## run A
==> flow/design.v (excerpt) <==
module System(
	clk,
	rst,
	mbed,
	select,
	GreenBlueServoOut,
	RedServoOut,
	BinRecycleServoOut,
	RedBlueServoOut,
	GreenOtherServoOut,
	dispenseBlueLED,
	dispenseComplete,
	dispenseGreenLED,
	dispenseRedLED,
	mainState,
	mbedOutput,
	results,
	sortBlueLED,
	sortComplete,
	sortGreenLED,
	sortRedLED
);
Size in the first run: ~2,000 cells after synthesis, about 400 flip-flops.
clock: 3.16 ns
lec_check: 0
cap_margin: 20
core_margin: 2
core_utilization: 72
cts_cluster_diameter: 26
cts_cluster_size: 10
place_density_lb_addon: 0.19
setup_slack_margin: 0.93
slew_margin: 40
run.sh (not shown) runs the stock make flow with config.mk's settings and CLKGATE_MAP_FILE=.
Run A completed end to end with timing, DRC and antenna clean.
Modified inputs, run B compared to run A
Settings: an added CORE_ASPECT_RATIO of 0.93; a change of CTS_CLUSTER_DIAMETER from 26 to 378; a change of PLACE_DENSITY_LB_ADDON from 0.19 to 0.17; a change of SETUP_SLACK_MARGIN from 0.93 to 0.92; an added HOLD_SLACK_MARGIN of 0.29.
### Flow results
- Biggest power consumer among the groups = sequential cells: run B; biggest power consumer among the groups = clock: run A
- Clock network contribution to total cell area: run B < run A
- Compared to run A, the routing of run B uses less wire.
- Diff run A and run B: final cell count lower in run B
- Logic area: run A vs run B, no meaningful difference
Input-level comparison between run C and run B:
Settings: SETUP_SLACK_MARGIN now 0.93, was 0.92; CORE_ASPECT_RATIO no longer set, was 0.93; SLEW_MARGIN now 20, was 40; CTS_CLUSTER_DIAMETER now 354, was 378; PLACE_DENSITY_LB_ADDON now 0.12, was 0.17; ABC_AREA now 0, previously not set.
Notes after the runs:
- Lower vias after detailed routing was reported by run C, not run B.
- Comparing run C with run B, the sequential standard cell area came out essentially unchanged.
- Relative to run B, number of buffers outside the clock class in the layout increased by about 10% in run C.
Changes in run D relative to run C:
Settings: SETUP_SLACK_MARGIN changed from 0.93 to 0.94; HOLD_SLACK_MARGIN changed from 0.29 to -0.08; CTS_CLUSTER_DIAMETER removed (was 354); PLACE_DENSITY_LB_ADDON changed from 0.12 to 0.2; ABC_AREA removed (was 0).
Results
In terms of design area, run C and run D differ only marginally. Run D: via count higher than run C. Summary — wire length, run D relative to run C: higher, by 1600 um. Comparing run C and run D, detailed-routing iteration count for the pre-antenna-repair pass is lower on run D.

* * *

Starting RTL as in the previous note.
clock: 3.16 ns
lec_check: 0
abc_area: 1
cap_margin: 20
core_aspect_ratio: 0.5
core_margin: 2
core_utilization: 72
cts_cluster_diameter: 298
cts_cluster_size: 15
place_density_lb_addon: 0.18
setup_slack_margin: 0.95
slew_margin: 20
The baseline finished with timing, DRC and antenna clean.
Next try:
==> flow/config.mk (replaced) <==
export PLATFORM = sky130hd
export DESIGN_NAME = System
export DESIGN_NICKNAME = System
export VERILOG_FILES = /design/flow/design.v
export SDC_FILE = /design/flow/constraint.sdc
export NUM_CORES = 4
export LEC_CHECK = 0
export CAP_MARGIN = 20
export CORE_MARGIN = 2
export CORE_UTILIZATION = 71
export CTS_CLUSTER_SIZE = 25
export SLEW_MARGIN = 20
After rerunning:
- The new run completed without violations
- setup slack is worse by 0.68 ns
- critical path depth went up by 3
- sequential share of layout area went up by 0.84 points
- maximum frequency falls by a quarter to a third
- power climbs by about a fifth
- worst hold slack is better by 0.074 ns
Next try:
--- a/flow/config.mk
+++ b/flow/config.mk
@@ -9,4 +9,8 @@
 export CORE_MARGIN = 2
-export CORE_UTILIZATION = 71
-export CTS_CLUSTER_SIZE = 25
+export CORE_UTILIZATION = 72
+export CTS_CLUSTER_DIAMETER = 28
+export CTS_CLUSTER_SIZE = 10
+export HOLD_SLACK_MARGIN = -0.08
+export PLACE_DENSITY_LB_ADDON = 0.14
+export SETUP_SLACK_MARGIN = 0.94
 export SLEW_MARGIN = 20
The changed run produced a clean layout.
Cell count went up by a few percent.
Area after synthesis stays the same.
Via count rises by roughly a tenth.
Register-to-register slack is worse by 0.02 ns.
Wire length is higher by a quarter to a third.
Count of clock-buffer cells in the layout climbs by 37.
Next try:
--- a/flow/config.mk
+++ b/flow/config.mk
@@ -12,5 +12,4 @@
 export CTS_CLUSTER_SIZE = 10
-export HOLD_SLACK_MARGIN = -0.08
-export PLACE_DENSITY_LB_ADDON = 0.14
-export SETUP_SLACK_MARGIN = 0.94
-export SLEW_MARGIN = 20
+export PLACE_DENSITY_LB_ADDON = 0.19
+export SETUP_SLACK_MARGIN = 0.93
+export SLEW_MARGIN = 35
Die size is unchanged.
Critical path depth is unchanged.
Power falls by about 5%.
Clock-buffer cell count rises by 2.
Routed wire length falls by about 9%.
Combinational power falls by 6.9%.
Worst hold slack is worse by 0.016 ns.
Synthesized cell count is unchanged.
Sequential share of layout area rises by 0.66 points.

* * *

Setup of v42:
Starting RTL as in the previous note.
Settings: LEC_CHECK=0, ABC_AREA=0, CAP_MARGIN=20, CORE_MARGIN=2, CORE_UTILIZATION=72, CTS_CLUSTER_DIAMETER=378, CTS_CLUSTER_SIZE=11, HOLD_SLACK_MARGIN=0.29, PLACE_DENSITY_LB_ADDON=0.12, SETUP_SLACK_MARGIN=0.93, SLEW_MARGIN=20; clock period 3.16 ns.
Changes in v45 relative to v42:
# v42
export LEC_CHECK = 0
export ABC_AREA = 0
export CAP_MARGIN = 20
export CORE_MARGIN = 2
export CORE_UTILIZATION = 72
export CTS_CLUSTER_DIAMETER = 378
export CTS_CLUSTER_SIZE = 11
export HOLD_SLACK_MARGIN = 0.29
export PLACE_DENSITY_LB_ADDON = 0.12
export SETUP_SLACK_MARGIN = 0.93
export SLEW_MARGIN = 20
create_clock -name core_clock -period 3.16 [get_ports {clk}]
# v45
export LEC_CHECK = 0
export CAP_MARGIN = 20
export CORE_MARGIN = 2
export CORE_UTILIZATION = 70
export SETUP_SLACK_MARGIN = 0.01
export SLEW_MARGIN = 20
create_clock -name core_clock -period 3.16 [get_ports {clk}]
## What came out
Going from v42 to v45, power grows by 1.0 mW.
For the post-route met1 wirelength, v45 came in 1.2% higher than v42 did.
For v42, the cell at the slowest stage of the critical path was sky130_fd_sc_hd__mux2_2, unlike v45, where it was sky130_fd_sc_hd__clkdlybuf4s50_1.
Compared with v42, v45 shows a lower total CTS buffers.
The following lists how v6 was set up differently from v45:
# v45
export LEC_CHECK = 0
export CAP_MARGIN = 20
export CORE_MARGIN = 2
export CORE_UTILIZATION = 70
export SETUP_SLACK_MARGIN = 0.01
export SLEW_MARGIN = 20
create_clock -name core_clock -period 3.16 [get_ports {clk}]
# v6
export LEC_CHECK = 0
export CAP_MARGIN = 20
export CORE_MARGIN = 2
export CORE_UTILIZATION = 72
export CTS_CLUSTER_SIZE = 10
export HOLD_SLACK_MARGIN = 0.29
export PLACE_DENSITY_LB_ADDON = 0.19
export SETUP_SLACK_MARGIN = 0.93
export SLEW_MARGIN = 5
create_clock -name core_clock -period 3.16 [get_ports {clk}]
## What came out
v6 finished all stages; the layout is clean.
v6 vs v45: die size down by a few percent
The final reports for v6 and v45 show initial core utilization higher in the former.
Maximum clock frequency (v6 / v45): 1.3
The type of the worst setup path comes out in2out in one run and reg2reg in the other, namely in v45 and v6 respectively.
in2reg as the class of the tightest hold or removal check was reported by v6, and reg2reg by v45.
Buffer-and-inverter tally for the worst setup path is lower on v6
Comparing v6 and v45, the lower worst setup slack before clock tree synthesis was measured on v45.
The inputs of v9 differ from those of v6 as listed below.
# v6
export LEC_CHECK = 0
export CAP_MARGIN = 20
export CORE_MARGIN = 2
export CORE_UTILIZATION = 72
export CTS_CLUSTER_SIZE = 10
export HOLD_SLACK_MARGIN = 0.29
export PLACE_DENSITY_LB_ADDON = 0.19
export SETUP_SLACK_MARGIN = 0.93
export SLEW_MARGIN = 5
create_clock -name core_clock -period 3.16 [get_ports {clk}]
# v9
export LEC_CHECK = 0
export ABC_AREA = 0
export CAP_MARGIN = 20
export CORE_MARGIN = 2
export CORE_UTILIZATION = 72
export CTS_CLUSTER_DIAMETER = 61
export CTS_CLUSTER_SIZE = 10
export HOLD_SLACK_MARGIN = 0.29
export PLACE_DENSITY_LB_ADDON = 0.12
export SETUP_SLACK_MARGIN = 0.93
export SLEW_MARGIN = 20
create_clock -name core_clock -period 3.16 [get_ports {clk}]
Notes after the runs:
Having completed the whole flow, v9 delivered a layout that passed the timing, DRC and antenna checks. Any difference in count of vias placed by the detailed router between v9 and v6 is small enough to ignore. Summary of v9 over v6: count of TritonRoute iterations in the first routing pass rose by 1; proportion of power drawn by flip-flops and latches stayed essentially flat; register area stayed essentially flat. v9 against v6: layout buffer count excluding clock buffers fell about 3%; first-pass GRT wire length saw a decrease; worst setup slack fell by 110 ps. The termination of the worst setup path comes out b2v_inst3.count[11] in one run and b2v_inst2.pause[5] in the other, namely in v9 and v6 respectively. v9 reports its critical path class as in2reg while v6 reports reg2reg.
Power is estimated from default activity; no workload was simulated.
